[design/flow/config.mk]
export PLATFORM = sky130hd
export DESIGN_NAME = ahb_lite_fir_filter
export DESIGN_NICKNAME = ahb_lite_fir_filter
export VERILOG_FILES = /design/flow/design.v
export SDC_FILE = /design/flow/constraint.sdc
export NUM_CORES = 4
export LEC_CHECK = 0
export ABC_AREA = 1
export CAP_MARGIN = 20
export CORE_MARGIN = 2
export CORE_UTILIZATION = 70
export CTS_CLUSTER_DIAMETER = 267
export CTS_CLUSTER_SIZE = 75
export SLEW_MARGIN = 20
[design/flow/run.sh]
#!/bin/bash
# the make line also repeats each setting of config.mk as NAME=value (left out here)
make -C /OpenROAD-flow-scripts/flow DESIGN_CONFIG=/design/flow/config.mk WORK_HOME=/design/flow/orfs CLKGATE_MAP_FILE= finish
[design/flow/constraint.sdc]
create_clock -name core_clock -period 7.07 [get_ports {clk}]
set_input_delay 1.4140 -clock core_clock [delete_from_list [all_inputs] [get_ports {clk}]]
set_output_delay 1.4140 -clock core_clock [all_outputs]
set_load 0.01 [all_outputs]
[design/flow/design.v]
module flex_counter
#(
	parameter NUM_CNT_BITS = 4
)
(
	input wire clk,
	input wire n_rst,
	input wire clear,
	input wire count_enable,
	input wire [(NUM_CNT_BITS-1):0] rollover_val,
	output logic [(NUM_CNT_BITS-1):0] count_out,
	output logic rollover_flag
);
	logic [(NUM_CNT_BITS-1):0] next_count;  
	logic next_rollover_flag;
	always_ff @ (posedge clk, negedge n_rst) begin
	if (n_rst == 1'b0) begin  
		rollover_flag <= 0;
		count_out <= 0;
	end
	else begin
		count_out <= next_count;
		rollover_flag <= next_rollover_flag;
	end
	end
	always_comb begin
	  next_count = count_out;
	  next_rollover_flag = 0;
	  if (clear == 1'b1) begin 
		next_count = 0;
	  end
	  else if ((rollover_val == count_out) && (count_enable == 1)) begin
		next_count = 1;
	  end
	  else if (count_enable == 1) begin 
		next_count = count_out + 1; 
	  end
	  if (rollover_val == next_count) begin 
		next_rollover_flag = 1'b1; 
	  end
	end
endmodule
module counter(
    input clk,
          n_rst,
          cnt_up,
          clear,
    output one_k_samples
);
flex_counter 
					#(
                        .NUM_CNT_BITS(10)
					)
					A1 (
                    .clk(clk), 
					.n_rst(n_rst), 
					.clear(clear), 
					.count_enable(cnt_up), 	
					.rollover_val(10'd1000),
					.count_out(),
					.rollover_flag(one_k_samples)
                    );
endmodule
module magnitude(
    input logic  [16:0] in,
    output logic [15:0] out
);
always_comb begin
    if (in[16] == 1'b1) begin  
        out = ~(in[15:0]) + 1;
    end
    else begin
        out = in[15:0];
    end
end
endmodule
module datapath (
    input  logic        clk,
    input  logic        n_reset,
    input  logic [2:0]  op,
    input  logic [3:0]  src1,
    input  logic [3:0]  src2,
    input  logic [3:0]  dest,
    input  logic [15:0] ext_data1,
    input  logic [15:0] ext_data2,
    output logic [16:0] outreg_data,
    output logic        overflow
);
    logic        w_en;
    logic [1:0]  w_data_sel;
    logic [1:0]  alu_op;
    logic [16:0] src1_data, src2_data, alu_result, dest_data;
    always_comb begin
        w_en = 1'b0;
        w_data_sel = 2'b10;
        alu_op = 2'b00;
        case (op)
            3'b001: begin w_en = 1'b1; w_data_sel = 2'b10; alu_op = 2'b00; end
            3'b010: begin w_en = 1'b1; w_data_sel = 2'b00; end
            3'b011: begin w_en = 1'b1; w_data_sel = 2'b01; end
            3'b100: begin w_en = 1'b1; w_data_sel = 2'b10; alu_op = 2'b01; end
            3'b101: begin w_en = 1'b1; w_data_sel = 2'b10; alu_op = 2'b10; end
            3'b110: begin w_en = 1'b1; w_data_sel = 2'b10; alu_op = 2'b11; end
            default: ;
        endcase
    end
    alu CORE (.src1_data(src1_data), .src2_data(src2_data), .alu_op(alu_op),
              .result(alu_result), .overflow(overflow));
    always_comb begin
        case (w_data_sel)
            2'b00:   dest_data = {1'b0, ext_data1};
            2'b01:   dest_data = {1'b0, ext_data2};
            default: dest_data = alu_result;
        endcase
    end
    register_file RF (.clk(clk), .n_reset(n_reset), .w_en(w_en),
                      .r1_sel(src1), .r2_sel(src2), .w_sel(dest),
                      .w_data(dest_data), .r1_data(src1_data),
                      .r2_data(src2_data), .outreg_data(outreg_data));
endmodule
module alu (
    input  logic [16:0] src1_data,
    input  logic [16:0] src2_data,
    input  logic [1:0]  alu_op,
    output logic [16:0] result,
    output logic        overflow
);
    logic [17:0] large_sum, large_dif;
    logic [31:0] full_mult;
    assign large_sum = {src1_data[16], src1_data} + {src2_data[16], src2_data};
    assign large_dif = {src1_data[16], src1_data} - {src2_data[16], src2_data};
    assign full_mult = src1_data[15:0] * src2_data[15:0];
    always_comb begin
        case (alu_op)
            2'b00: begin result = src1_data; overflow = 1'b0; end
            2'b01: begin result = large_sum[16:0]; overflow = large_sum[17] ^ large_sum[16]; end
            2'b10: begin result = large_dif[16:0]; overflow = large_dif[17] ^ large_dif[16]; end
            default: begin result = {1'b0, full_mult[30:15]}; overflow = full_mult[31]; end
        endcase
    end
endmodule
module register_file (
    input  logic        clk,
    input  logic        n_reset,
    input  logic        w_en,
    input  logic [3:0]  r1_sel,
    input  logic [3:0]  r2_sel,
    input  logic [3:0]  w_sel,
    input  logic [16:0] w_data,
    output logic [16:0] r1_data,
    output logic [16:0] r2_data,
    output logic [16:0] outreg_data
);
    logic [16:0] regs_matrix [15:0];
    always_ff @ (posedge clk, negedge n_reset) begin
        if (!n_reset) begin
            for (int i = 0; i < 16; i++) regs_matrix[i] <= 17'd0;
        end
        else if (w_en) begin
            regs_matrix[w_sel] <= w_data;
        end
    end
    assign r1_data = regs_matrix[r1_sel];
    assign r2_data = regs_matrix[r2_sel];
    assign outreg_data = regs_matrix[0];
endmodule
module controller (
    input clk,
          n_rst,
    input logic dr,
                lc,
                overflow,
    output logic cnt_up,
                 clear,
                 modwait,
    output reg [2:0] op,
    output reg [3:0] src1,
                     src2,
                     dest,
    output logic err,
                 processed
);
typedef enum bit[4:0] {idle, 
                    eidle, 
                    eidle2,
                    load1, 
                    load2, 
                    load3, 
                    load4, 
                    coeff1, 
                    coeff2, 
                    coeff3, 
                    coeff4, 
                    store, 
                    check, 
                    zero, 
                    sort1, 
                    sort2, 
                    sort3, 
                    sort4, 
                    mul1, 
                    mul2, 
                    mul3, 
                    mul4, 
                    sub1, 
                    sub2, 
                    add1, 
                    add2, 
                    done
}firState;
firState curstate, nexstate;
logic next_modwait, next_processed;
always_ff @ (posedge clk, negedge n_rst) begin
    if (!n_rst)begin
    curstate <= idle;
    modwait <= 0;
    processed <= 0;
    end
    else begin
    curstate <= nexstate;
    modwait <= next_modwait;
    processed <= next_processed;
    end
end
always_comb begin
    nexstate = idle;
    err = 0;
    clear = 0;
    cnt_up = 0;
    next_modwait = 0;
    next_processed = 0;
    op = 3'b000;
    src1 = 4'd0;
    src2 = 4'd0;
    dest = 4'd0;
    case (curstate) 
        idle:
            begin
                next_modwait = 0; 
                clear = 0;
                cnt_up = 0;
                op = 3'b000;
                err = 0;
                if (lc) begin
                    nexstate = load1;
                end
                else if (dr) begin
                    nexstate = store;
                    next_modwait = 1;
                end
                else begin
                    nexstate = idle;
                end
            end
        eidle:
                begin
                    err = 1;
                    next_modwait = 0;
                    nexstate = eidle2;
                end
        eidle2:
                begin
                    err = 1;
                    if (lc) begin
                        nexstate = load1;
                    end
                    else if (dr) begin
                        nexstate = store;
                    end
                    else begin
                        nexstate = eidle2; 
                    end
                end
        load1:  
                begin
                    next_modwait = 1;
                    clear = 1;
                    err = 0;
                    op = 3'b011;
                    dest = 4'd5;  
                    nexstate = coeff1;
                end
        coeff1:  
                begin
                    next_modwait = 0;
                    clear = 0;
                    op = 3'b000;
                    if (lc) begin
                        nexstate = load2;
                    end
                    else begin
                        nexstate = coeff1;
                    end
                end
        load2:
                begin
                    next_modwait = 1;
                    op = 3'b011;
                    dest = 4'd6;  
                    nexstate = coeff2;
                end
        coeff2:  
                begin
                    next_modwait = 0;
                    op = 3'b000;
                    if (lc) begin
                        nexstate = load3;
                    end
                    else begin
                        nexstate = coeff2;
                    end
                end
        load3:
                begin
                    next_modwait = 1;
                    op = 3'b011;
                    dest = 4'd7;  
                    nexstate = coeff3;
                end
        coeff3:  
                begin
                    next_modwait = 0;
                    op = 3'b000;
                    if (lc) begin
                        nexstate = load4;
                    end
                    else begin
                    nexstate = coeff3;
                    end
                end
        load4:
                begin
                  next_modwait = 1;
                  op = 3'b011;
                  dest = 4'd8;  
                  nexstate = coeff4;
                end
        coeff4:  
                begin
                    next_modwait = 0;
                    op = 3'b000;
                    nexstate = idle;
                end
        store:  
                begin
                    if (dr) begin
                    cnt_up = 1;
                    next_modwait = 1;
                    op = 3'b010;
                    dest = 4'd9;  
                    nexstate = zero;
                    end
                    else begin
                        nexstate = eidle;
                    end
                end
        zero:
                begin
                    cnt_up = 0;
                    next_modwait = 1;
                    src1 = 4'd0;
                    src2 = 4'd0;
                    dest = 4'd0;  
                    op = 3'b101;  
                    nexstate = sort1;
                end
        sort1:
                begin
                    next_modwait = 1;
                    src1 = 4'd2;
                    dest = 4'd1;  
                    op = 3'b001;  
                    nexstate = sort2;
                end
        sort2:
                begin
                    next_modwait = 1;
                    src1 = 4'd3;
                    dest = 4'd2;  
                    op = 3'b001;  
                    nexstate = sort3;
                end
        sort3:
                begin
                    next_modwait = 1;
                    src1 = 4'd4;
                    dest = 4'd3;  
                    op = 3'b001;  
                    nexstate = sort4;
                end
        sort4:
                begin
                    next_modwait = 1;
                    src1 = 4'd9;
                    dest = 4'd4;  
                    op = 3'b001;  
                    nexstate = mul1;
                end
        mul1:
                begin
                    next_modwait = 1;
                    src1 = 4'd4; 
                    src2 = 4'd5; 
                    dest = 4'd9;  
                    op = 3'b110;  
                    nexstate = sub1;
                end
        sub1:
                begin
                    next_modwait = 1;
                    src1 = 4'd0;
                    src2 = 4'd9;
                    dest = 4'd0;  
                    op = 3'b101;  
                    if (overflow) begin
                        nexstate = eidle;
                        next_processed = 1;
                    end
                    else begin
                        nexstate = mul2;
                    end
                end
        mul2: 
                begin
                    next_modwait = 1;
                    src1 = 4'd3; 
                    src2 = 4'd6; 
                    dest = 4'd9;  
                    op = 3'b110;  
                    nexstate = add1;
                end
        add1:
                begin
                    next_modwait = 1;
                    src1 = 4'd0;
                    src2 = 4'd9;
                    dest = 4'd0;  
                    op = 3'b100;  
                    if (overflow) begin
                        nexstate = eidle;
                        next_processed = 1;
                    end
                    else begin
                        nexstate = mul3;
                    end
                end
        mul3:
                begin
                    next_modwait = 1;
                    src1 = 4'd2; 
                    src2 = 4'd7; 
                    dest = 4'd9;  
                    op = 3'b110;  
                    nexstate = sub2;
                end
        sub2:
                begin
                    next_modwait = 1;
                    src1 = 4'd0;
                    src2 = 4'd9;
                    dest = 4'd0;  
                    op = 3'b101;  
                    if (overflow) begin
                        nexstate = eidle;
                        next_processed = 1;
                    end
                    else begin
                        nexstate = mul4;
                    end
                end
        mul4:
                begin
                    next_modwait = 1;
                    src1 = 4'd1; 
                    src2 = 4'd8; 
                    dest = 4'd9;  
                    op = 3'b110;  
                    nexstate = add2;
                end
        add2:
                begin
                    next_modwait = 1;
                    src1 = 4'd0;
                    src2 = 4'd9;
                    dest = 4'd0;  
                    op = 3'b100;  
                    if (overflow) begin
                        nexstate = eidle;
                        next_processed = 1;
                    end
                    else begin
                        nexstate = done;
                        next_processed = 1;
                    end
                end
        done:
                begin
                    op = 3'b000;
                    next_modwait = 0;
                    nexstate = idle;
                end
    endcase
end
endmodule
module fir_filter(
    input clk,
          n_reset,
    input logic [15:0] sample_data,
                        fir_coefficient,
    input logic load_coeff,
                data_ready,
    output logic one_k_samples,
                 processed,
                 modwait,
    output logic [15:0] fir_out,
    output logic err
);
    logic  cnt_up,
          clear,
          overflow;
    logic [2:0] op;
    logic [3:0] src1, src2, dest;
    logic [16:0] outreg_data;  
    logic done;
    assign processed = done;
    controller    B1(
                    .clk(clk),
                    .n_rst(n_reset),
                    .dr(data_ready),
                    .lc(load_coeff),
                    .overflow(overflow),
                    .cnt_up(cnt_up),
                    .clear(clear),
                    .modwait(modwait),
                    .op(op),
                    .src1(src1),
                    .src2(src2),
                    .dest(dest),
                    .err(err),
                    .processed(done)
                    );
    counter   C1(
                    .clk(clk),
                    .n_rst(n_reset),
                    .cnt_up(cnt_up),
                    .clear(clear),
                    .one_k_samples(one_k_samples)
                    );
    datapath    D1(
                    .clk(clk),
                    .n_reset(n_reset),
                    .op(op),
                    .src1(src1),
                    .src2(src2),
                    .dest(dest),
                    .ext_data1(sample_data),
                    .ext_data2(fir_coefficient),
                    .outreg_data(outreg_data),
                    .overflow(overflow)
                    );
    magnitude   E1(
                    .in(outreg_data),
                    .out(fir_out)
                    );
endmodule
module coefficient_loader(
    input clk,
          n_reset,
    input logic new_coefficient_set,
    input logic modwait,
    output logic load_coeff,
    output logic [1:0] coefficient_num,
    output logic clear_new_coefficient
);
typedef enum bit [2:0] {IDLE, 
                        F0,
                        F1,
                        F2,
			            F3} loadState;	
loadState state, nexstate;
always_ff @ (posedge clk, negedge n_reset) begin
    if(!n_reset) begin
        state <= IDLE;
    end
    else begin
        state <= nexstate;
    end
end
always_comb begin
     nexstate = state;  
     coefficient_num = 2'b00;  
     load_coeff = 0;  
     clear_new_coefficient = 0;  
    case (state)
        IDLE:
            begin
                clear_new_coefficient = 0;
                if(new_coefficient_set && !modwait) begin
                    nexstate = F0;
                end
                else begin
                    nexstate = IDLE;
                end
            end
        F0:
            begin
                coefficient_num = 2'b00;  
                if(!modwait) begin
                    load_coeff = 1;  
                end
                else if (load_coeff && !modwait) begin
                    load_coeff = 0;  
                end
                else begin
                    nexstate = F1;  
                end
            end
        F1:
            begin
                coefficient_num = 2'b01;  
                if(!modwait) begin
                    load_coeff = 1;  
                end
                else if (load_coeff) begin
                    load_coeff = 0;  
                end
                else begin
                     nexstate = F2;  
                end
            end
        F2:
            begin
                 coefficient_num = 2'b10;  
                if(!modwait) begin
                    load_coeff = 1;  
                end
                else if (load_coeff) begin
                    load_coeff = 0;  
                end
                else begin
                    nexstate = F3;  
                end
            end
        F3:
            begin
                  coefficient_num = 2'b11;  
                if(!modwait) begin
                    load_coeff = 1;  
                end
                else if (load_coeff) begin
                    load_coeff = 0;  
                end
                else begin
                    nexstate = IDLE;  
                    clear_new_coefficient = 1;  
                end
            end
    endcase 
end
endmodule
module ahb_lite_slave(
    input   clk,
            n_rst,
    output logic [15:0] sample_data,
    output logic data_ready,
                new_coefficient_set,
    input logic clear_new_coefficient,
                processed,
    input logic [1:0] coefficient_num,
    output logic [15:0] fir_coefficient,
    input logic modwait,
    input logic [15:0] fir_out,
    input logic err,
                hsel,
    input logic [3:0] haddr,
    input logic hsize,
    input logic [1:0] htrans,
    input logic hwrite,
    input logic [15:0] hwdata,
    output logic [15:0] hrdata,
    output logic hresp
);
logic [15:0] [7:0] register, nexregister; 
logic [15:0] nexhrdata, nexfir_coefficient;
logic next_data_ready;
logic write1, nexwrite1;
logic [3:0]storeadd, nexstoreadd;
always_ff @ (posedge clk, negedge n_rst) begin
if(!n_rst) begin
    hrdata <= 0;
    data_ready <= 0;
    write1 <= 0;
    storeadd <= 0;
    register[0] <= 0;
    register[1] <= 0;
    register[2] <= 0;
    register[3] <= 0;
    register[4] <= 0;
    register[5] <= 0;
    register[6] <= 0;
    register[7] <= 0;
    register[8] <= 0;
    register[9] <= 0;
    register[10] <= 0;
    register[11] <= 0;
    register[12] <= 0;
    register[13] <= 0;
    register[14] <= 0;
    register[15] <= 0;
end
else begin
    hrdata <= nexhrdata;
    data_ready <= next_data_ready;
    write1 <= nexwrite1;
    storeadd <= nexstoreadd;
    register[0] <= nexregister[0];
    register[1] <= nexregister[1];
    register[2] <= nexregister[2];
    register[3] <= nexregister[3];
    register[4] <= nexregister[4];
    register[5] <= nexregister[5];
    register[6] <= nexregister[6];
    register[7] <= nexregister[7];
    register[8] <= nexregister[8];
    register[9] <= nexregister[9];
    register[10] <= nexregister[10];
    register[11] <= nexregister[11];
    register[12] <= nexregister[12];
    register[13] <= nexregister[13];
    register[14] <= nexregister[14];
    register[15] <= nexregister[15];
end
end
always_comb begin
    hresp = 0;  
    nexhrdata = 0;  
    if(processed) begin
        next_data_ready = 0;
    end
    else begin
        next_data_ready = data_ready;  
    end
    nexwrite1 = write1;  
    nexstoreadd = storeadd;  
    nexregister[0][0] = {modwait | new_coefficient_set | data_ready | write1 | (hsel & hwrite & (htrans == 2'd2))};  
    nexregister[0][7:1] = {7'd0};  
    nexregister[1][0] = {err};  
    nexregister[1][7:1] = {7'd0};  
    nexregister[2] = fir_out[7:0];
    nexregister[3] = fir_out[15:8];
    nexregister[4] = register[4];
    nexregister[5] = register[5];
    nexregister[6] = register[6];
    nexregister[7] = register[7];
    nexregister[8] = register[8];
    nexregister[9] = register[9];
    nexregister[10] = register[10];
    nexregister[11] = register[11];
    nexregister[12] = register[12];
    nexregister[13] = register[13];
    if (clear_new_coefficient) begin
        nexregister[14] = 8'h0000;
    end
    else begin
        nexregister[14] = register[14];
    end
    nexregister[15] = register[15];
            if (write1) begin
                nexwrite1 = 0;  
                if({storeadd[3:1], 1'b0} == 4'd4) 
                begin
                    next_data_ready = 1'b1;
                end
                nexregister[{storeadd[3:1], 1'b0}] = hwdata[7:0];  
                nexregister[{storeadd[3:1], 1'b1}] = hwdata[15:8];  
            end
    if (hsel)  
    begin
        if(haddr < 0  ||  14 < haddr)
        begin
            hresp = 1;
        end
        else
        begin
            if(hwrite && (htrans == 2'd2)) 
            begin
                if(!hsize)  
                begin
                    if(!((haddr == 0)
                    | (haddr == 1)
                    | (haddr == 2)
                    | (haddr == 3))) 
                    begin
                        if(haddr[3:1] == 4'd6) 
                        begin
                            next_data_ready = 1'b1;
                        end
                        nexregister[haddr] = hwdata;  
                    end
                    else  
                    begin
                            hresp = 1;  
                    end  
                end
                else  
                begin
                    if(!((haddr == 0)
                    | (haddr == 1)
                    | (haddr == 2)
                    | (haddr == 3))) 
                    begin
                        nexwrite1 = 1;  
                        nexstoreadd = haddr;  
                    end
                    else  
                    begin
                            hresp = 1;  
                    end  
                end
            end
            else 
            begin
                if(!hsize)  
                begin
                        nexhrdata = register[haddr];  
                end
                else  
                begin
                       nexhrdata[7:0] = nexregister[{haddr[3:1], 1'b0}];  
                       nexhrdata[15:8] = nexregister[{haddr[3:1], 1'b1}];  
                end
            end
        end
    end
end
assign fir_coefficient = {register[7 + (coefficient_num * 2)], register[6 + (coefficient_num * 2)]};
assign new_coefficient_set = {register[14][0]};
assign  sample_data = {register[5], register[4]};
endmodule
module ahb_lite_fir_filter(
    input clk,
          n_rst,
    input logic hsel,
    input logic [3:0] haddr,
    input logic hsize,
    input logic [1:0] htrans,
    input logic hwrite,
    input logic [15:0] hwdata,
    output logic [15:0] hrdata,
    output logic hresp
);
logic [15:0] fir_out, sample_data, fir_coefficient;
logic [1:0] coefficient_num;
logic processed, err, modwait, data_ready, new_coefficient_set, load_coeff, clear_new_coefficient;
ahb_lite_slave AHB (.clk(clk), 
                    .n_rst(n_rst),
                    .fir_out(fir_out),
                    .modwait(modwait),
                    .err(err),
                    .sample_data(sample_data),
                    .data_ready(data_ready),
                    .fir_coefficient(fir_coefficient),
                    .new_coefficient_set(new_coefficient_set),
                    .coefficient_num(coefficient_num),
                    .clear_new_coefficient(clear_new_coefficient),
                    .hsel(hsel),
                    .htrans(htrans),
                    .haddr(haddr),
                    .hsize(hsize),
                    .hwrite(hwrite),
                    .hwdata(hwdata),
                    .hrdata(hrdata),
                    .hresp(hresp),
                    .processed(processed));
coefficient_loader CFL  (.clk(clk),
                        .n_reset(n_rst),
                        .new_coefficient_set(new_coefficient_set),
                        .modwait(modwait),
                        .load_coeff(load_coeff),
                        .coefficient_num(coefficient_num),
                        .clear_new_coefficient(clear_new_coefficient));
fir_filter FF      (.clk(clk),
                  .n_reset(n_rst),
                  .sample_data(sample_data),
                  .fir_coefficient(fir_coefficient),
                  .load_coeff(load_coeff),
                  .data_ready(data_ready),
                  .one_k_samples(),
                  .modwait(modwait),
                  .fir_out(fir_out),
                  .err(err),
                  .processed(processed)
);
endmodule
==> out/metrics.csv, run 1 <==
stage,metric,value,unit
outcome,run_status,stopped before the end,
outcome,lastStage,global routing,
outcome,firstError,[ERROR GRT-0232] Routing congestion too high. Check the congestion heatmap in the GUI.,
clock_network,cts_root_buf,clkbuf_16,
synth,ys_seq_share,32.2,%
synth,yosysWarningCount,9,
floorplanning,die_w,220,um
synth,simple_gate_area_share,24.5,%
synth,synth-main-ff-cell,dfrtp_1,
synth,top_area_share,32.0,%
synth,edf_count,0,
synth,ys_area,32700,um2
grt,overflow,232,
placement,portBuffers,43,
floorplanning,die_h,220,um
synth,topCellsByArea,"dfrtp_1 32%, nand2_1 15%, fa_1 12%",
synth,synthCells,4382,
placement,gp_congestion,1.09,
synth,yosys_cells,4382,
floorplanning,num_rows,79,
synth,synthArstFlopShare,100,%
synth,top_area_cell,dfrtp_1,
synth,synth.distinct_cells,71,
synth,synthTopCellsByCount,"1284 x nand2_1, 577 x inv_1, 418 x dfrtp_1",
synth,ys_sh_adder,17.2,%
clock_network,clock_sinks,420,
synth,ys_ff,420,
grt,grt_use_total,83.4,%
floorplanning,design.core.area,46300,um2
synth,synth-xor-area-share,0.751,%
synth,ys_top_logic_family,simple AND/OR/NAND/NOR gates,
clock_network,cts_max_path_buffers,3,
synth,synth_dominant_cell_count,nand2_1,
floorplanning,initCoreUtil,70.6,%
floorplanning,num_io_pins,44,
synth,synthAoiAreaFrac,15.6,%
clock_network,cts_max_level,1,
synth,fp_nets,4740,
floorplanning,die_area,48400,um2
clock_network,numCtsBuffers,9,
synth,synth_area,32700,um2
synth,avgSynthCellArea,7.45,um2
placement,place_hpwl,98100,um
synth,mux_area_share,0.215,%
## layer usage
layer,overflow,track usage [%]
met3,9,74.0
met4,83,80.4
met1,9,83.4
met2,129,95.6
met5,2,47.2
## stage by stage
stage | area, um2 | setup slack, ns | std cells | hold WS (ns) | utilization (%)
CTS | 39300 | -0.568 | 5360 | 0.425 | 85.0
detailed placement | 36600 | -1.03 | 5257 | 0.377 | 79.1
global placement | 36600 | -0.865 | 5257 | 0.366 | 79.1
floorplan | 32800 | -0.00984 | 4382 | 0.355 | -
## repair_timing
| action | CTS |
|---|---|
| buffers inserted | 88 |
| setup endpoints to repair | 230 |
| gates cloned | 7 |
| hold endpoints to repair | 0 |
| pin swaps | 91 |
| hold buffers | 0 |
| resized | 434 |
==> run 2: changes to the inputs <==
- ABC_AREA: 1 -> default
- CELL_PAD_IN_SITES_GLOBAL_PLACEMENT: default -> 0
- CTS_CLUSTER_DIAMETER: 267 -> 344
- CTS_CLUSTER_SIZE: 75 -> 15
- GPL_ROUTABILITY_DRIVEN: default -> 1
- GPL_TIMING_DRIVEN: default -> 1
- MAX_ROUTING_LAYER: default -> met5
- PLACE_DENSITY_LB_ADDON: default -> 0.18
- SETUP_SLACK_MARGIN: default -> -0.55
- SLEW_MARGIN: 20 -> 35
- clock period: 7.07 -> 7.62 ns (I/O delays scaled with it)
==> run 2 against run 1 <==
Area after synthesis down 1.3%. Die size down 1.3%. Now fails the layout checks on negative setup slack. Synthesized cell count down 20%.
==> out/metrics.csv, run 2 <==
stage,metric,value,unit
outcome,run_status,"complete, but fails checks",
outcome,check.faults,negative setup slack,
synth,synth_dominant_cell_count,nand2_1,
grt,grt_pass1_vias,31600,
synth,synth-xor-area-share,1.11,%
synth,topCellsByArea,"dfrtp_1 32%, fa_1 12%, mux2_2 5.6%",
routing,drt_first_pass_iters,8,
layout,nets,4183,
placement,dp_cells,4364,
floorplanning,die_h,219,um
final_timing,fmax,118,MHz
worst_setup_path,cp_common_cell,buf_4,
power,p_clk,1.57,mW
grt,grt_pass1_wl,186000,um
floorplanning,die_area,47800,um2
hold_path,hold_path.class,reg -> reg,
power,powerComb,0.488,mW
final_timing,drv_slew,0,
placement,portBuffers,43,
final_timing,finalWorstSetupSlack,-0.888,ns
worst_setup_path,path_class,reg -> reg,
synth,ys_top_logic_family,adder cells,
worst_setup_path,r2r-end,FF.D1.RF.regs_matrix[1][5],
power,switching_share,26.6,%
power,vdd_drop_max,0.205,mV
synth,ys_sh_adder,17.4,%
worst_setup_path,worst-r2r-setup-slack,-0.89,ns
layout,area_growth,17.5,%
floorplanning,initCoreUtil,71.0,%
power,power_frac_comb,10.9,%
synth,synthArstFlopShare,100,%
layout,flop_area,10500,um2
worst_setup_path,crit_buf_inv,16,
hold_path,min_path_cells,0,
power,p_int,3.28,mW
worst_setup_path,crit_family,adder cells,
worst_setup_path,r2r-start,FF.B1.curstate[12],
placement,place_worst_setup_slack,-0.803,ns
synth,mux_area_share,11.7,%
final_timing,period_used_share,112,%
floorplanning,num_rows,78,
routing,wl_per_cell,28.5,um
clock_network,cts_root_buf,clkbuf_16,
power,powerDensity,118,nW/um2
worst_setup_path,cp.depth,38,
clock_network,clk_latency,0.64,ns
final_timing,fin_skew,0.0386,ns
final_timing,finalSetupViolCount,127,
routing,drc,0,
synth,top_area_cell,dfrtp_1,
clock_network,path_clk_slew,0.07,ns
layout,n_fill_cell,2567,
clock_network,cts_max_level,1,
clock_network,numCtsBuffers,31,
final_timing,tightest_slew,1.05,ns
synth,synth_area,32200,um2
grt,overflow,0,
worst_setup_path,startpoint_type,register,
worst_setup_path,cp_max_fo,7,
grt,antenna_found_initial,7,
floorplanning,num_io_pins,44,
routing,drt_iter0_drc,5752,
clock_network,clock_sinks,420,
worst_setup_path,cp-end-kind,register,
synth,yosysWarningCount,9,
grt,grt_use_total,52.2,%
routing,vias,31900,
power,clkPwrFrac,35.2,%
routing,viasPerCell,7.17,
synth,edf_count,0,
layout,final_cells,4441,
run,warning_count,51,
hold_path,min_from,FF.B1.curstate[19],
synth,top_area_share,32.5,%
final_timing,fin_crit,8.51,ns
synth,yosys_cells,3523,
floorplanning,die_w,219,um
routing,antenna_left,0,
hold_path,hold_end,FF.B1.curstate[12],
worst_setup_path,arrival,9.06,ns
synth,synthCells,3523,
worst_setup_path,critical-path-slowest-cell,fa_1,
worst_setup_path,required,8.17,ns
final_timing,max-slew-margin-rel,30.0,%
synth,avgSynthCellArea,9.15,um2
clock_network,cts_tree,built,
final_timing,finalSetupTns,-81.22,ns
worst_setup_path,startpoint,FF.B1.curstate[12],
placement,gp_congestion,1.11,
synth,fp_nets,3881,
synth,ys_seq_share,32.6,%
grt,grt_max_degree,130,
layout,logic_area,20400,um2
synth,ys_ff,420,
clock_network,cts_max_path_buffers,3,
worst_setup_path,setup.worst_path.end,FF.D1.RF.regs_matrix[1][5],
synth,synth.distinct_cells,82,
synth,simple_gate_area_share,14.9,%
synth,synth-main-ff-cell,dfrtp_1,
run,maxCapViolCount,0,
placement,place_hpwl,89500,um
worst_setup_path,max_stage_delay,0.57,ns
floorplanning,design.core.area,45400,um2
worst_setup_path,rr_worst_depth,38,
power,p_leak,18.0,nW
power,p_sw,1.19,mW
power,top_power_group,registers,
power,p_seq_share,53.9,%
routing,wirelength,126000,um
final_timing,hold_viol_final,0,
synth,synthAoiAreaFrac,16.0,%
synth,ys_area,32200,um2
power,p_seq,2.41,mW
synth,synthTopCellsByCount,"455 x nand2_1, 418 x dfrtp_1, 401 x nor2_1",
final_timing,rsz0062_at_grt,yes,
## run 2: repair_timing
item | CTS | global route
gates resized | 29 | 125
endpoints found under the hold margin | 0 | 0
pin swaps | 5 | 29
setup endpoints to repair | 120 | 127
hold buffers | 0 | 0
setup buffers | 0 | 35
cloned | 0 | 3
## run 2: cell type report
class                           instances  share of cell area (%)
Sequential cell                       420                    27.8
Timing Repair Buffer                  491                    11.3
Clock buffer                           45                    2.19
Multi-Input combinational cell       2591                    53.8
Tap cell                              600                    1.98
Inverter                              290                    2.90
Clock inverter                          1                  0.0529
Antenna cell                            3                  0.0198
## run 2: metal layers
metal | up-vias | GRT usage [%] | share of wire (%) | wire length, um
met5 | - | 0 | 0.036 | 46
met4 | 8 | 34.1 | 9.5 | 12000
met3 | 1054 | 19.9 | 16 | 20600
met2 | 3095 | 75.4 | 42 | 52600
met1 | 14900 | 65.7 | 33 | 41200
li1 | 12800 | - | - | -
## run 2: stage by stage
stage          total power [mW]  hold WS, ns  utilization, %  instance area [um2]
2_1_floorplan              2.72        0.346               -                32200
3_3_place_gp               2.88        0.394            79.4                36100
3_5_place_dp               2.91        0.368            79.5                36100
4_1_cts                    4.43        0.391            81.7                37100
5_1_grt                    4.57        0.423            83.4                37900
6_report                   4.47        0.390            83.4                37900
==> run 3: changes to the inputs <==
- CELL_PAD_IN_SITES_GLOBAL_PLACEMENT: 0 -> default
- CORE_UTILIZATION: 70 -> 40
- CTS_CLUSTER_DIAMETER: 344 -> default
- CTS_CLUSTER_SIZE: 15 -> default
- GPL_ROUTABILITY_DRIVEN: 1 -> default
- GPL_TIMING_DRIVEN: 1 -> default
- MAX_ROUTING_LAYER: met5 -> default
- PLACE_DENSITY_LB_ADDON: 0.18 -> default
- SETUP_SLACK_MARGIN: -0.55 -> default
- SLEW_MARGIN: 35 -> 20
- clock period: 7.62 -> 9.36 ns (I/O delays scaled with it)
==> run 3 against run 2 <==
The run now finishes clean. Register-to-register slack better by 1.3 ns. Flip-flop count stayed put. Largest power group is now clock. Critical path type unchanged. Cell area is 4.8% lower. First-iteration DRC count is 40% lower. Non-clock buffer count is 317 lower.
==> out/metrics.csv, run 3 <==
stage,metric,value,unit
routing,antenna_left,0,
synth,synth-main-ff-cell,dfrtp_1,
final_timing,finalSetupTns,0,ns
synth,fp_nets,3881,
worst_setup_path,r2r-end,FF.D1.RF.regs_matrix[15][7],
worst_setup_path,crit_family,adder cells,
synth,yosys_cells,3523,
floorplanning,die_h,288,um
layout,fin_util,45.0,%
synth,ys_sh_adder,17.4,%
run,warning_count,47,
worst_setup_path,worst-r2r-setup-slack,0.41,ns
synth,synthAoiAreaFrac,16.0,%
worst_setup_path,critical-path-slowest-cell,dfrtp_1,
layout,fin_area,36100,um2
worst_setup_path,cp_max_fo,16,
final_timing,fin_skew,0.0586,ns
placement,gp_congestion,0.970,
synth,synth-xor-area-share,1.11,%
grt,top_usage_layer,met2,
power,powerComb,0.383,mW
clock_network,cts_tree,built,
final_timing,hold_ws,0.408,ns
routing,viasPerCell,6.04,
power,p_sw,1.13,mW
worst_setup_path,cp_common_cell,fa_1,
synth,top_area_share,32.5,%
grt,met3_usage,5.39,%
placement,portBuffers,43,
worst_setup_path,required,9.89,ns
grt,grt_max_degree,153,
final_timing,fin_crit,8.95,ns
worst_setup_path,path_class,reg -> reg,
synth,synthArstFlopShare,100,%
layout,n_fill_cell,7781,
synth,yosysWarningCount,9,
power,switching_share,25.5,%
routing,drt_iter0_drc,3440,
final_timing,period_used_share,95.7,%
synth,synth_dominant_cell_count,nand2_1,
placement,place_worst_setup_slack,0.220,ns
power,clkPwrFrac,46.9,%
clock_network,numCtsBuffers,48,
synth,ys_area,32200,um2
power,top_power_group,clock,
routing,insertedDiodeCount,0,
worst_setup_path,startpoint_type,register,
hold_path,min_from,FF.B1.curstate[19],
synth,avgSynthCellArea,9.15,um2
grt,grt_pass1_vias,27500,
worst_setup_path,startpoint,FF.B1.curstate[7],
power,p_clk,2.07,mW
power,vdd_drop_max,0.126,mV
worst_setup_path,cp.depth,29,
final_timing,finalWorstSetupSlack,0.405,ns
final_timing,finalSetupViolCount,0,
power,finalPower,4.42,mW
synth,ys_seq_share,32.6,%
worst_setup_path,setup.worst_path.end,FF.D1.RF.regs_matrix[15][7],
worst_setup_path,r2r-start,FF.B1.curstate[7],
synth,mux_area_share,11.7,%
run,maxCapViolCount,0,
outcome,run_status,finished clean,
worst_setup_path,crit_buf_inv,7,
routing,vias,27900,
final_timing,max-slew-margin-rel,21.6,%
clock_network,cts_hold_buf,0,
grt,grt_pass1_wl,177000,um
synth,synthCells,3523,
power,p_seq,1.96,mW
synth,ys_ff,420,
final_timing,hold_viol_final,0,
placement,dp_cells,4533,
routing,wl_per_cell,25.1,um
synth,synthTopCellsByCount,"455 x nand2_1, 418 x dfrtp_1, 401 x nor2_1",
floorplanning,initCoreUtil,40.2,%
grt,met1_usage,40.1,%
grt,use_met2,42.5,%
worst_setup_path,max_stage_delay,0.59,ns
routing,drt_first_pass_iters,8,
power,p_leak,16.6,nW
synth,top_area_cell,dfrtp_1,
clock_network,clk_latency,0.64,ns
placement,post_dp_cell_area,34200,um2
worst_setup_path,arrival,9.48,ns
synth,edf_count,0,
routing,drc,0,
synth,ys_top_logic_family,adder cells,
final_timing,drv_slew,0,
clock_network,clock_sinks,420,
worst_setup_path,rr_worst_depth,29,
power,p_int,3.29,mW
grt,overflow,0,
power,powerDensity,123,nW/um2
floorplanning,die_area,82900,um2
hold_path,hold_path.class,reg -> reg,
layout,area_growth,11.9,%
final_timing,tightest_slew,1.18,ns
hold_path,min_path_cells,0,
grt,antenna_found_initial,0,
clock_network,path_clk_slew,0.06,ns
power,p_seq_share,44.4,%
final_timing,fmax,112,MHz
floorplanning,num_rows,104,
hold_path,hold_end,FF.B1.curstate[12],
layout,nets,3882,
final_timing,rsz0062_at_grt,no,
layout,final_cells,4620,
placement,place_hpwl,82900,um
floorplanning,die_w,288,um
clock_network,cts_root_buf,clkbuf_16,
clock_network,cts_max_path_buffers,3,
worst_setup_path,cp-end-kind,register,
grt,grt_use_total,28.3,%
clock_network,cts_max_level,2,
power,power_frac_comb,8.7,%
synth,simple_gate_area_share,14.9,%
synth,synth_area,32200,um2
floorplanning,design.core.area,80200,um2
floorplanning,num_io_pins,44,
synth,topCellsByArea,"dfrtp_1 32%, fa_1 12%, mux2_2 5.6%",
synth,synth.distinct_cells,82,
routing,wirelength,116000,um
-- run 3: metal layers --
| metal | share of wire (%) | up-vias |
|---|---|---|
| li1 | - | 12200 |
| met1 | 42 | 13800 |
| met2 | 43 | 1591 |
| met3 | 9.7 | 316 |
| met4 | 4.6 | 0 |
| met5 | 0 | - |
-- run 3: layout make-up --
type                            count  area, um2  area share [%]
Clock buffer                       65       1370            3.79
Clock inverter                     21        374            1.04
Tap cell                         1060       1330            3.68
Sequential cell                   420      10500            29.2
Inverter                          290       1090            3.03
Multi-Input combinational cell   2590      19900            55.2
Timing Repair Buffer              174       1470            4.07
-- run 3: repair_timing --
item / in CTS / in global routing
buffers inserted: 0 / 1
resized: 0 / 10
setup endpoints to repair: 0 / 92
endpoints found under the hold margin: 0 / 0
==> run 4: changes to the inputs <==
- CAP_MARGIN: 20 -> 30
- CELL_PAD_IN_SITES_GLOBAL_PLACEMENT: default -> 1
- CORE_UTILIZATION: 40 -> 63
- CTS_CLUSTER_DIAMETER: default -> 254
- GPL_TIMING_DRIVEN: default -> 0
- HOLD_SLACK_MARGIN: default -> 0.25
- PLACE_DENSITY_LB_ADDON: default -> 0.12
- TNS_END_PERCENT: default -> 30
- clock period: 9.36 -> 12.0 ns (I/O delays scaled with it)
==> run 4 against run 3 <==
Register-to-register slack gained 0.03 ns. Combinational power shrank 14%. Critical path type unchanged. Sequential power is 21% lower.
==> out/metrics.csv, run 4 <==
stage,metric,value,unit
placement,post_dp_cell_area,33700,um2
power,powerComb,0.329,mW
clock_network,path_clk_slew,0.07,ns
synth,yosysWarningCount,9,
power,p_sw,0.912,mW
routing,vias,30700,
power,p_int,2.44,mW
worst_setup_path,cp-end-kind,register,
worst_setup_path,worst-r2r-setup-slack,0.43,ns
power,p_seq_share,45.9,%
final_timing,finalWorstSetupSlack,0.433,ns
placement,gp_congestion,1.08,
run,warning_count,46,
worst_setup_path,startpoint,FF.B1.curstate[18],
power,p_leak,16.3,nW
synth,mux_area_share,11.7,%
layout,area_growth,9.59,%
hold_path,min_from,FF.B1.curstate[12],
hold_path,hold_end,FF.B1.curstate[25],
outcome,run_status,finished clean,
worst_setup_path,cp_max_fo,10,
synth,top_area_share,32.5,%
synth,fp_nets,3881,
clock_network,clock_sinks,420,
floorplanning,num_io_pins,44,
synth,synth_area,32200,um2
power,powerDensity,94.8,nW/um2
final_timing,rsz0062_at_grt,no,
power,finalPower,3.35,mW
worst_setup_path,required,12.46,ns
worst_setup_path,r2r-end,FF.B1.curstate[13],
power,top_power_group,registers,
worst_setup_path,cp.depth,30,
final_timing,hold_ws,0.379,ns
grt,grt_pass1_wl,193000,um
power,p_seq,1.54,mW
floorplanning,die_area,53000,um2
routing,drt_iter0_drc,4742,
final_timing,tightest_slew,1.17,ns
final_timing,fin_skew,0.0565,ns
placement,portBuffers,32,
floorplanning,die_w,230,um
worst_setup_path,crit_family,adder cells,
routing,drc,0,
synth,ys_area,32200,um2
placement,place_hpwl,98100,um
grt,grt_pass1_vias,30600,
synth,synth_dominant_cell_count,nand2_1,
floorplanning,design.core.area,50400,um2
routing,drt_first_pass_iters,6,
hold_path,min_path_cells,0,
clock_network,post_cts_buffers,0,
final_timing,period_used_share,96.4,%
clock_network,cts_root_buf,clkbuf_16,
layout,n_fill_cell,3995,
routing,antenna_left,0,
final_timing,fin_crit,11.57,ns
layout,nets,3990,
clock_network,cts_hold_buf,0,
synth,top_area_cell,dfrtp_1,
power,vdd_drop_max,0.133,mV
worst_setup_path,critical-path-slowest-cell,a31oi_1,
synth,simple_gate_area_share,14.9,%
floorplanning,die_h,230,um
synth,synthCells,3523,
clock_network,cts_tree,built,
floorplanning,num_rows,82,
power,clkPwrFrac,44.2,%
routing,wl_per_cell,30.1,um
final_timing,fmax,86.5,MHz
worst_setup_path,max_stage_delay,0.80,ns
layout,final_cells,4340,
synth,edf_count,0,
routing,viasPerCell,7.08,
routing,wirelength,131000,um
grt,antenna_found_initial,11,
grt,overflow,0,
synth,ys_ff,420,
synth,ys_sh_adder,17.4,%
synth,ys_top_logic_family,adder cells,
synth,ys_seq_share,32.6,%
floorplanning,initCoreUtil,64.0,%
clock_network,cts_max_level,2,
grt,grt_max_degree,102,
final_timing,hold_viol_final,0,
final_timing,max-slew-margin-rel,21.7,%
synth,topCellsByArea,"dfrtp_1 32%, fa_1 12%, mux2_2 5.6%",
synth,synth.distinct_cells,82,
clock_network,post_cts_resized,0,
synth,avgSynthCellArea,9.15,um2
worst_setup_path,cp_common_cell,fa_1,
clock_network,cts_max_path_buffers,3,
layout,fin_area,35300,um2
synth,synthTopCellsByCount,"455 x nand2_1, 418 x dfrtp_1, 401 x nor2_1",
placement,place_worst_setup_slack,0.367,ns
worst_setup_path,r2r-start,FF.B1.curstate[18],
power,p_clk,1.48,mW
clock_network,numCtsBuffers,46,
hold_path,hold_path.class,reg -> reg,
worst_setup_path,rr_worst_depth,30,
placement,dp_cells,4247,
worst_setup_path,setup.worst_path.end,FF.B1.curstate[13],
layout,fin_util,70.1,%
worst_setup_path,arrival,12.03,ns
final_timing,drv_slew,0,
worst_setup_path,crit_buf_inv,10,
synth,synthAoiAreaFrac,16.0,%
worst_setup_path,startpoint_type,register,
synth,synth-xor-area-share,1.11,%
power,switching_share,27.2,%
grt,grt_use_total,49.4,%
synth,synth-main-ff-cell,dfrtp_1,
final_timing,finalSetupTns,0,ns
power,power_frac_comb,9.8,%
synth,yosys_cells,3523,
run,maxCapViolCount,0,
worst_setup_path,path_class,reg -> reg,
final_timing,finalSetupViolCount,0,
clock_network,clk_latency,0.65,ns
synth,synthArstFlopShare,100,%
-- run 4: per-layer routing --
metal	track usage, %	share of wire, %	up-vias
met1	62.4	35	14900
met4	34.0	8.4	10
met3	17.2	15	735
met5	0	0.050	-
li1	-	-	12400
met2	71.4	42	2675
-- run 4: final cells by class --
cell class / count / area, um2 / area share [%]
multi-input combinational: 2590 / 19800 / 56.0
sequential: 420 / 10500 / 29.8
clock buffer: 59 / 1270 / 3.60
inverter: 290 / 1090 / 3.08
buffer: 223 / 906 / 2.56
tap: 672 / 841 / 2.38
timing repair buffer: 61 / 622 / 1.76
clock inverter: 23 / 280 / 0.794
antenna: 2 / 5.00 / 0.0142
==> run 5: changes to the inputs <==
- CAP_MARGIN: 30 -> 20
- CELL_PAD_IN_SITES_GLOBAL_PLACEMENT: 1 -> 0
- CORE_ASPECT_RATIO: default -> 0.71
- CORE_UTILIZATION: 63 -> 72
- CTS_CLUSTER_DIAMETER: 254 -> default
- CTS_CLUSTER_SIZE: default -> 20
- GPL_ROUTABILITY_DRIVEN: default -> 1
- GPL_TIMING_DRIVEN: 0 -> 1
- HOLD_SLACK_MARGIN: 0.25 -> default
- MAX_ROUTING_LAYER: default -> met4
- PLACE_DENSITY: default -> 0.78
- PLACE_DENSITY_LB_ADDON: 0.12 -> default
- SETUP_SLACK_MARGIN: default -> -0.55
- SLEW_MARGIN: 20 -> 35
- TNS_END_PERCENT: 30 -> default
- clock period: 12.0 -> 7.62 ns (I/O delays scaled with it)
==> run 5 against run 4 <==
The layout now fails its checks (negative setup slack). Critical path type unchanged. Clock-buffer cell count increased by 2. Core utilization increased by 17 points. Clock power increased by 45%. Cell count increased by 3.7%. Largest cell class unchanged. Flip-flop count unchanged. Setup slack got worse by 1.1 ns. Area after synthesis unchanged.
==> out/metrics.csv, run 5 <==
stage,metric,value,unit
worst_setup_path,crit_buf_inv,13,
final_timing,max-slew-margin-rel,30.0,%
synth,synth-xor-area-share,1.11,%
clock_network,cts_root_buf,clkbuf_16,
synth,fp_nets,3881,
power,switching_share,26.9,%
power,p_leak,18.3,nW
floorplanning,design.core.area,44300,um2
power,top_power_group,registers,
routing,drt_first_pass_iters,22,
power,powerComb,0.513,mW
worst_setup_path,rr_worst_depth,35,
routing,wirelength,132000,um
worst_setup_path,arrival,8.72,ns
final_timing,fin_skew,0.0507,ns
synth,avgSynthCellArea,9.15,um2
grt,overflow,0,
routing,drc,0,
final_timing,hold_ws,0.389,ns
placement,portBuffers,43,
floorplanning,die_area,46500,um2
final_timing,drv_slew,0,
floorplanning,die_h,182,um
hold_path,min_path_cells,0,
routing,drt_iter0_drc,6913,
final_timing,period_used_share,109,%
hold_path,min_from,FF.B1.curstate[19],
final_timing,fmax,121,MHz
worst_setup_path,cp.depth,35,
worst_setup_path,required,8.06,ns
final_timing,hold_viol_final,0,
worst_setup_path,cp_common_cell,buf_4,
synth,mux_area_share,11.7,%
clock_network,path_clk_slew,0.07,ns
clock_network,clk_latency,0.61,ns
worst_setup_path,max_stage_delay,0.59,ns
synth,yosys_cells,3523,
hold_path,hold_end,FF.B1.curstate[12],
floorplanning,num_rows,65,
clock_network,cts_hold_buf,0,
worst_setup_path,critical-path-slowest-cell,or4_4,
clock_network,cts_max_level,2,
synth,topCellsByArea,"dfrtp_1 32%, fa_1 12%, mux2_2 5.6%",
placement,place_hpwl,89700,um
synth,synth.distinct_cells,82,
worst_setup_path,crit_family,adder cells,
power,p_seq,2.42,mW
layout,area_growth,20.0,%
layout,nets,4219,
power,p_clk,2.15,mW
hold_path,hold_path.class,reg -> reg,
synth,ys_sh_adder,17.4,%
synth,synthCells,3523,
grt,antenna_found_initial,8,
synth,synth-main-ff-cell,dfrtp_1,
worst_setup_path,cp-end-kind,register,
grt,grt_max_degree,125,
outcome,run_status,"complete, but fails checks",
power,finalPower,5.08,mW
routing,viasPerCell,7.31,
power,p_seq_share,47.6,%
layout,fin_util,87.3,%
floorplanning,initCoreUtil,72.7,%
power,powerDensity,131,nW/um2
synth,top_area_share,32.5,%
synth,simple_gate_area_share,14.9,%
outcome,check.faults,negative setup slack,
floorplanning,die_w,255,um
synth,synth_dominant_cell_count,nand2_1,
final_timing,fin_crit,8.28,ns
routing,antenna_left,0,
routing,wl_per_cell,29.4,um
synth,synthTopCellsByCount,"455 x nand2_1, 418 x dfrtp_1, 401 x nor2_1",
placement,post_dp_cell_area,36200,um2
synth,edf_count,0,
synth,yosysWarningCount,9,
synth,top_area_cell,dfrtp_1,
clock_network,numCtsBuffers,41,
clock_network,cts_max_path_buffers,3,
synth,synthAoiAreaFrac,16.0,%
run,maxCapViolCount,0,
synth,ys_area,32200,um2
power,vdd_drop_max,0.203,mV
worst_setup_path,cp_max_fo,9,
final_timing,finalSetupTns,-62.59,ns
final_timing,finalWorstSetupSlack,-0.664,ns
worst_setup_path,worst-r2r-setup-slack,-0.66,ns
worst_setup_path,startpoint,FF.B1.curstate[5],
synth,ys_ff,420,
power,clkPwrFrac,42.3,%
synth,ys_seq_share,32.6,%
clock_network,cts_tree,built,
placement,gp_congestion,1.09,
final_timing,rsz0062_at_grt,yes,
floorplanning,num_io_pins,44,
worst_setup_path,r2r-start,FF.B1.curstate[5],
power,p_int,3.71,mW
synth,synthArstFlopShare,100,%
worst_setup_path,startpoint_type,register,
clock_network,clock_sinks,420,
run,warning_count,52,
final_timing,finalSetupViolCount,127,
worst_setup_path,setup.worst_path.end,FF.D1.RF.regs_matrix[13][1],
worst_setup_path,path_class,reg -> reg,
power,p_sw,1.37,mW
grt,grt_pass1_wl,193000,um
worst_setup_path,r2r-end,FF.D1.RF.regs_matrix[13][1],
routing,vias,32900,
layout,fin_area,38700,um2
power,power_frac_comb,10.1,%
synth,synth_area,32200,um2
grt,grt_pass1_vias,32600,
final_timing,tightest_slew,1.04,ns
grt,grt_use_total,57.6,%
synth,ys_top_logic_family,adder cells,
## run 5: layout make-up
| cell class | instances | area (um2) |
|---|---|---|
| inverters | 290 | 1100 |
| clock buffers | 61 | 1240 |
| flip-flops and latches | 420 | 10500 |
| multi-input cells | 2591 | 20400 |
| repair buffers | 517 | 4500 |
| clock inverters | 11 | 120 |
| well taps | 603 | 754 |
| diodes | 9 | 22.5 |
| fillers | 2241 | 5640 |
## run 5: repair_timing
| action | in CTS | in global routing |
|---|---|---|
| pin swaps | 7 | 48 |
| buffers inserted | 11 | 43 |
| setup endpoints to repair | 88 | 127 |
| cloned | 1 | 3 |
| resized | 29 | 124 |
## run 5: per-stage QoR
step                      setup slack [ns]  instances
final                               -0.664       4502
after global routing                -0.932       4501
after floorplan                     -0.532       3523
after detailed placement            -0.890       4376
after global placement              -0.725       4374
after CTS                           -0.534       4458
## run 5: metal layers
metal	wire length [um]	global-route usage, %
met3	24400	29.1
met4	11800	36.3
met2	53000	76.9
met5	0	-
met1	43100	68.7
==> run 6: changes to the inputs <==
- CORE_ASPECT_RATIO: 0.71 -> default
- CORE_UTILIZATION: 72 -> 45
- CTS_CLUSTER_SIZE: 20 -> default
- MAX_ROUTING_LAYER: met4 -> met5
- PLACE_DENSITY: 0.78 -> default
- PLACE_DENSITY_LB_ADDON: default -> 0.18
- clock period: 7.62 -> 6.15 ns (I/O delays scaled with it)
==> run 6 against run 5 <==
Still fails the layout checks on negative setup slack. Sequential share of layout area decreased by 1.9 points. Clock skew increased by 0.0019 ns. Register-to-register slack got worse by 1.1 ns. Cell count increased by 11%. Area after synthesis unchanged. Die size increased by 59%. Flip-flop count unchanged. Combinational power increased by 15%. Power increased by 33%. Fmax increased by 4.1%. Sequential power increased by 24%. Highest routed layer is now met5.
==> out/metrics.csv, run 6 <==
stage,metric,value,unit
outcome,run_status,"complete, but fails checks",
outcome,check.faults,negative setup slack,
placement,place_hpwl,91500,um
final_timing,period_used_share,129,%
worst_setup_path,cp_max_fo,6,
worst_setup_path,max_stage_delay,0.56,ns
synth,synth-xor-area-share,1.11,%
clock_network,cts_max_level,2,
grt,grt_pass1_vias,29300,
power,clkPwrFrac,47.1,%
synth,synth.distinct_cells,82,
final_timing,hold_ws,0.404,ns
worst_setup_path,cp_common_cell,fa_1,
power,powerComb,0.589,mW
synth,avgSynthCellArea,9.15,um2
final_timing,finalWorstSetupSlack,-1.81,ns
run,maxCapViolCount,0,
layout,nets,4360,
grt,grt_use_total,33.4,%
synth,top_area_cell,dfrtp_1,
floorplanning,design.core.area,71200,um2
synth,top_area_share,32.5,%
power,vdd_drop_max,0.207,mV
clock_network,numCtsBuffers,48,
hold_path,hold_end,FF.B1.curstate[12],
final_timing,max-slew-margin-rel,31.0,%
power,top_power_group,clock,
grt,overflow,0,
floorplanning,num_rows,98,
power,p_leak,19.5,nW
placement,gp_congestion,0.978,
power,p_clk,3.19,mW
worst_setup_path,rr_worst_depth,31,
worst_setup_path,startpoint_type,register,
routing,drt_iter0_drc,3368,
worst_setup_path,r2r-end,FF.D1.RF.regs_matrix[4][13],
hold_path,min_path_cells,0,
power,power_frac_comb,8.7,%
synth,yosys_cells,3523,
worst_setup_path,setup.worst_path.end,FF.D1.RF.regs_matrix[4][13],
clock_network,clk_latency,0.63,ns
final_timing,drv_slew,0,
synth,topCellsByArea,"dfrtp_1 32%, fa_1 12%, mux2_2 5.6%",
power,switching_share,25.3,%
synth,mux_area_share,11.7,%
synth,ys_area,32200,um2
power,p_sw,1.71,mW
synth,synth_dominant_cell_count,nand2_1,
synth,ys_seq_share,32.6,%
final_timing,rsz0062_at_grt,yes,
synth,yosysWarningCount,9,
final_timing,hold_viol_final,0,
final_timing,finalSetupViolCount,143,
placement,dp_cells,4838,
worst_setup_path,cp.depth,31,
power,p_seq,2.99,mW
floorplanning,die_h,272,um
run,warning_count,50,
routing,drc,0,
worst_setup_path,worst-r2r-setup-slack,-1.81,ns
synth,ys_ff,420,
final_timing,tightest_slew,1.03,ns
layout,fin_util,58.3,%
final_timing,fmax,126,MHz
routing,insertedDiodeCount,0,
synth,synth_area,32200,um2
worst_setup_path,crit_buf_inv,8,
worst_setup_path,path_class,reg -> reg,
routing,wl_per_cell,24.9,um
placement,portBuffers,43,
clock_network,clock_sinks,420,
clock_network,cts_root_buf,clkbuf_16,
power,powerDensity,163,nW/um2
synth,synthCells,3523,
worst_setup_path,startpoint,FF.B1.curstate[21],
clock_network,cts_hold_buf,0,
worst_setup_path,arrival,8.47,ns
clock_network,cts_max_path_buffers,3,
routing,wirelength,124000,um
synth,synth-main-ff-cell,dfrtp_1,
synth,ys_sh_adder,17.4,%
final_timing,fin_crit,7.96,ns
clock_network,cts_tree,built,
floorplanning,die_area,73800,um2
layout,area_growth,28.9,%
worst_setup_path,crit_family,adder cells,
synth,simple_gate_area_share,14.9,%
synth,ys_top_logic_family,adder cells,
clock_network,path_clk_slew,0.06,ns
floorplanning,die_w,272,um
synth,synthTopCellsByCount,"455 x nand2_1, 418 x dfrtp_1, 401 x nor2_1",
power,p_seq_share,44.1,%
worst_setup_path,required,6.66,ns
routing,antenna_left,0,
grt,grt_max_degree,127,
final_timing,fin_skew,0.0525,ns
routing,vias,29900,
hold_path,min_from,FF.B1.curstate[19],
synth,synthArstFlopShare,100,%
worst_setup_path,critical-path-slowest-cell,or4_4,
synth,synthAoiAreaFrac,16.0,%
power,p_int,5.05,mW
grt,antenna_found_initial,4,
hold_path,hold_path.class,reg -> reg,
floorplanning,num_io_pins,44,
routing,viasPerCell,5.98,
grt,grt_pass1_wl,186000,um
routing,drt_first_pass_iters,6,
layout,final_cells,4990,
synth,edf_count,0,
floorplanning,initCoreUtil,45.2,%
worst_setup_path,cp-end-kind,register,
synth,fp_nets,3881,
worst_setup_path,r2r-start,FF.B1.curstate[21],
## run 6: layout make-up
class	instances	area, um2
inverters	290	1110
clock buffers	59	1310
fillers	6175	29700
clock inverters	29	424
well taps	950	1190
repair buffers	652	5720
multi-input cells	2590	21300
flip-flops and latches	420	10500
## run 6: routing by layer
metal / vias up / global-route usage [%] / part of all wire (%)
met5: - / 0 / 0.010
met2: 1514 / 51.9 / 44
met1: 14900 / 46.6 / 42
li1: 13100 / - / -
met4: 2 / 13.6 / 5.2
met3: 331 / 5.39 / 8.7
## run 6: what timing repair did
action	CTS	global route
pin swaps	40	86
setup endpoints to repair	143	143
cloned	2	2
buffers inserted	32	39
gates resized	114	161
## run 6: stage by stage
step                setup WS (ns)  power, mW  TNS [ns]  area, um2
finish                      -1.81       6.76   -213.22      41600
global route                -2.03       6.97   -248.64      41600
CTS                         -1.79       6.78   -214.81      40600
detailed placement          -2.34       3.61   -256.59      38000
global placement            -2.39       3.60   -257.08      38000
floorplan                   -1.18       3.37   -122.46      32800
==> run 7: changes to the inputs <==
- ABC_AREA: default -> 1
- CELL_PAD_IN_SITES_GLOBAL_PLACEMENT: 0 -> default
- CORE_UTILIZATION: 45 -> 70
- CTS_CLUSTER_DIAMETER: default -> 375
- CTS_CLUSTER_SIZE: default -> 22
- GPL_ROUTABILITY_DRIVEN: 1 -> default
- GPL_TIMING_DRIVEN: 1 -> default
- MAX_ROUTING_LAYER: met5 -> default
- PLACE_DENSITY_LB_ADDON: 0.18 -> 0.11
- SETUP_SLACK_MARGIN: -0.55 -> 1.18
- SLEW_MARGIN: 35 -> 20
- clock period: 6.15 -> 4.77 ns (I/O delays scaled with it)
==> run 7 against run 6 <==
The run now fails in global routing. Synthesized cell count grew 24%. Area after synthesis grew 1.3%. Die size shrank 34%.
==> out/metrics.csv, run 7 <==
stage,metric,value,unit
clock_network,cts_root_buf,clkbuf_16,
floorplanning,design.core.area,46300,um2
placement,dp_cells,5472,
outcome,firstError,[ERROR GRT-0232] Routing congestion too high. Check the congestion heatmap in the GUI.,
synth,synthAoiAreaFrac,15.6,%
synth,synth-xor-area-share,0.751,%
synth,yosys_cells,4382,
grt,grt_use_total,89.8,%
synth,mux_area_share,0.215,%
synth,synth-main-ff-cell,dfrtp_1,
synth,top_area_share,32.0,%
synth,simple_gate_area_share,24.5,%
clock_network,clock_sinks,420,
synth,edf_count,0,
placement,place_hpwl,102000,um
synth,ys_area,32700,um2
synth,synthCells,4382,
outcome,lastStage,global routing,
synth,fp_nets,4740,
synth,avgSynthCellArea,7.45,um2
synth,synth_dominant_cell_count,nand2_1,
clock_network,numCtsBuffers,23,
synth,synthArstFlopShare,100,%
placement,post_dp_cell_area,38400,um2
floorplanning,die_w,220,um
floorplanning,die_h,220,um
placement,gp_congestion,1.12,
synth,yosysWarningCount,9,
synth,ys_sh_adder,17.2,%
synth,synth.distinct_cells,71,
synth,ys_ff,420,
synth,topCellsByArea,"dfrtp_1 32%, nand2_1 15%, fa_1 12%",
outcome,run_status,stopped before the end,
grt,overflow,1099,
floorplanning,num_rows,79,
floorplanning,die_area,48400,um2
synth,synth_area,32700,um2
clock_network,cts_max_level,1,
floorplanning,num_io_pins,44,
placement,portBuffers,43,
clock_network,cts_hold_buf,0,
synth,ys_top_logic_family,simple AND/OR/NAND/NOR gates,
synth,top_area_cell,dfrtp_1,
clock_network,cts_max_path_buffers,3,
floorplanning,initCoreUtil,70.6,%
synth,synthTopCellsByCount,"1284 x nand2_1, 577 x inv_1, 418 x dfrtp_1",
synth,ys_seq_share,32.2,%
## run 7: metrics by stage
step	hold WS (ns)	total power [mW]	setup slack (ns)
floorplan	0.355	4.28	-2.21
global placement	0.386	4.55	-3.08
detailed placement	0.416	4.58	-3.32
CTS	0.446	6.63	-2.94
## run 7: metal layers
layer	track usage [%]	overflow
met5	52.9	13
met1	86.1	37
met2	104	651
met3	77.4	54
met4	96.7	344
## run 7: repair_timing
| action | CTS |
|---|---|
| pin swaps | 82 |
| endpoints found under the hold margin | 0 |
| resized | 276 |
| cloned | 5 |
| buffers inserted | 56 |
| endpoints found under the setup margin | 244 |
==> run 8: changes to the inputs <==
- ABC_AREA: 1 -> default
- CORE_UTILIZATION: 70 -> 62
- CTS_CLUSTER_DIAMETER: 375 -> default
- CTS_CLUSTER_SIZE: 22 -> 97
- PLACE_DENSITY_LB_ADDON: 0.11 -> default
- SETUP_SLACK_MARGIN: 1.18 -> 1.07
- clock period: 4.77 -> 4.86 ns (I/O delays scaled with it)
==> run 8 against run 7 <==
The layout now fails its checks (negative setup slack). Area after synthesis decreased by 1.3%. Synthesized cell count fell by 20%. Die size is 11% higher.
==> out/metrics.csv, run 8 <==
stage,metric,value,unit
clock_network,numCtsBuffers,45,
synth,top_area_share,32.5,%
worst_setup_path,path_class,reg -> reg,
final_timing,fmax,122,MHz
routing,wirelength,136000,um
clock_network,cts_max_path_buffers,3,
routing,drc,0,
synth,yosysWarningCount,9,
synth,synth_area,32200,um2
power,p_seq_share,44.9,%
clock_network,clock_sinks,420,
synth,synthArstFlopShare,100,%
routing,drt_iter0_drc,4616,
final_timing,fin_crit,8.18,ns
power,p_leak,20.2,nW
worst_setup_path,r2r-start,FF.B1.curstate[16],
grt,antenna_found_initial,8,
worst_setup_path,setup.worst_path.end,FF.D1.RF.regs_matrix[14][5],
synth,simple_gate_area_share,14.9,%
power,vdd_drop_max,0.291,mV
layout,nets,4475,
run,warning_count,51,
power,p_clk,3.87,mW
synth,ys_sh_adder,17.4,%
grt,grt_pass1_vias,33400,
worst_setup_path,worst-r2r-setup-slack,-3.32,ns
floorplanning,num_rows,83,
clock_network,cts_max_level,2,
synth,ys_top_logic_family,adder cells,
clock_network,clk_latency,0.63,ns
worst_setup_path,startpoint,FF.B1.curstate[16],
synth,synthAoiAreaFrac,16.0,%
layout,final_cells,4838,
worst_setup_path,rr_worst_depth,36,
grt,overflow,0,
final_timing,fin_skew,0.0490,ns
power,power_frac_comb,9.3,%
final_timing,period_used_share,168,%
synth,synth-main-ff-cell,dfrtp_1,
layout,fin_util,83.9,%
floorplanning,die_area,53800,um2
synth,ys_area,32200,um2
synth,synthCells,3523,
outcome,run_status,"complete, but fails checks",
synth,mux_area_share,11.7,%
final_timing,finalWorstSetupSlack,-3.32,ns
synth,avgSynthCellArea,9.15,um2
routing,vias,32600,
grt,grt_use_total,49.7,%
power,p_sw,2.17,mW
run,maxCapViolCount,0,
synth,top_area_cell,dfrtp_1,
clock_network,cts_tree,built,
power,p_seq,3.79,mW
placement,place_hpwl,94800,um
power,clkPwrFrac,45.8,%
placement,portBuffers,43,
power,powerComb,0.782,mW
worst_setup_path,cp.depth,36,
power,top_power_group,clock,
clock_network,cts_root_buf,clkbuf_16,
floorplanning,design.core.area,51300,um2
floorplanning,die_w,232,um
worst_setup_path,cp-end-kind,register,
worst_setup_path,r2r-end,FF.D1.RF.regs_matrix[14][5],
routing,drt_first_pass_iters,10,
placement,dp_cells,4646,
synth,synth.distinct_cells,82,
synth,synth_dominant_cell_count,nand2_1,
worst_setup_path,cp_common_cell,fa_1,
clock_network,path_clk_slew,0.07,ns
synth,ys_seq_share,32.6,%
worst_setup_path,required,5.30,ns
power,powerDensity,196,nW/um2
clock_network,cts_hold_buf,0,
synth,topCellsByArea,"dfrtp_1 32%, fa_1 12%, mux2_2 5.6%",
final_timing,max-slew-margin-rel,22.9,%
hold_path,hold_path.class,in -> async,
floorplanning,initCoreUtil,62.8,%
worst_setup_path,max_stage_delay,0.63,ns
outcome,check.faults,negative setup slack,
grt,grt_max_degree,106,
grt,grt_pass1_wl,200000,um
routing,viasPerCell,6.75,
synth,synth-xor-area-share,1.11,%
final_timing,hold_viol_final,0,
power,switching_share,25.7,%
synth,fp_nets,3881,
worst_setup_path,arrival,8.61,ns
synth,synthTopCellsByCount,"455 x nand2_1, 418 x dfrtp_1, 401 x nor2_1",
worst_setup_path,critical-path-slowest-cell,or4_4,
floorplanning,num_io_pins,44,
routing,wl_per_cell,28.0,um
layout,area_growth,33.6,%
synth,ys_ff,420,
power,p_int,6.28,mW
final_timing,tightest_slew,1.16,ns
synth,yosys_cells,3523,
layout,n_fill_cell,2854,
routing,antenna_left,0,
final_timing,rsz0062_at_grt,yes,
floorplanning,die_h,232,um
final_timing,drv_slew,0,
worst_setup_path,crit_family,adder cells,
worst_setup_path,startpoint_type,register,
placement,gp_congestion,1.03,
synth,edf_count,0,
worst_setup_path,crit_buf_inv,13,
worst_setup_path,cp_max_fo,8,
final_timing,finalSetupViolCount,199,
[run 8: timing repair]
action                                  in CTS  in global routing
pin swaps                                   76                 99
setup buffers                               54                 44
cloned                                       2                  4
endpoints found under the setup margin     225                234
resized                                    211                229
[run 8: stage by stage]
| stage | TNS, ns | area (um2) | hold slack, ns | setup slack (ns) | total power [mW] |
|---|---|---|---|---|---|
| 2_1_floorplan | -305.30 | 33200 | 0.346 | -2.47 | 4.27 |
| 3_3_place_gp | -432.04 | 38600 | 0.384 | -3.24 | 4.53 |
| 3_5_place_dp | -445.86 | 38600 | 0.393 | -3.38 | 4.58 |
| 4_1_cts | -407.44 | 41600 | 0.392 | -3.05 | 8.37 |
| 5_1_grt | -482.37 | 43000 | 0.408 | -3.47 | 8.62 |
| 6_report | -449.68 | 43100 | 0.330 | -3.32 | 8.45 |
[run 8: cell type report]
type                            instances  area, um2  share of cell area (%)
Antenna cell                            5       12.5                  0.0291
Clock buffer                           67       1380                    3.21
Clock inverter                         16        269                   0.625
Inverter                              290       1130                    2.63
Multi-Input combinational cell       2591      22000                    51.1
Sequential cell                       420      10500                    24.4
Tap cell                              680        851                    1.98
Timing Repair Buffer                  769       6910                    16.0
[run 8: routing by layer]
| metal | global-route usage [%] | wire (um) | part of all wire (%) | up-vias |
|---|---|---|---|---|
| li1 | - | - | - | 13400 |
| met1 | 60.3 | 45600 | 34 | 15600 |
| met2 | 75.2 | 58900 | 43 | 2738 |
| met3 | 15.2 | 18200 | 13 | 916 |
| met4 | 36.3 | 12900 | 9.5 | 6 |
| met5 | 0.735 | 80 | 0.059 | - |
Power figures rest on the tool's default switching activity, not on a simulated workload.
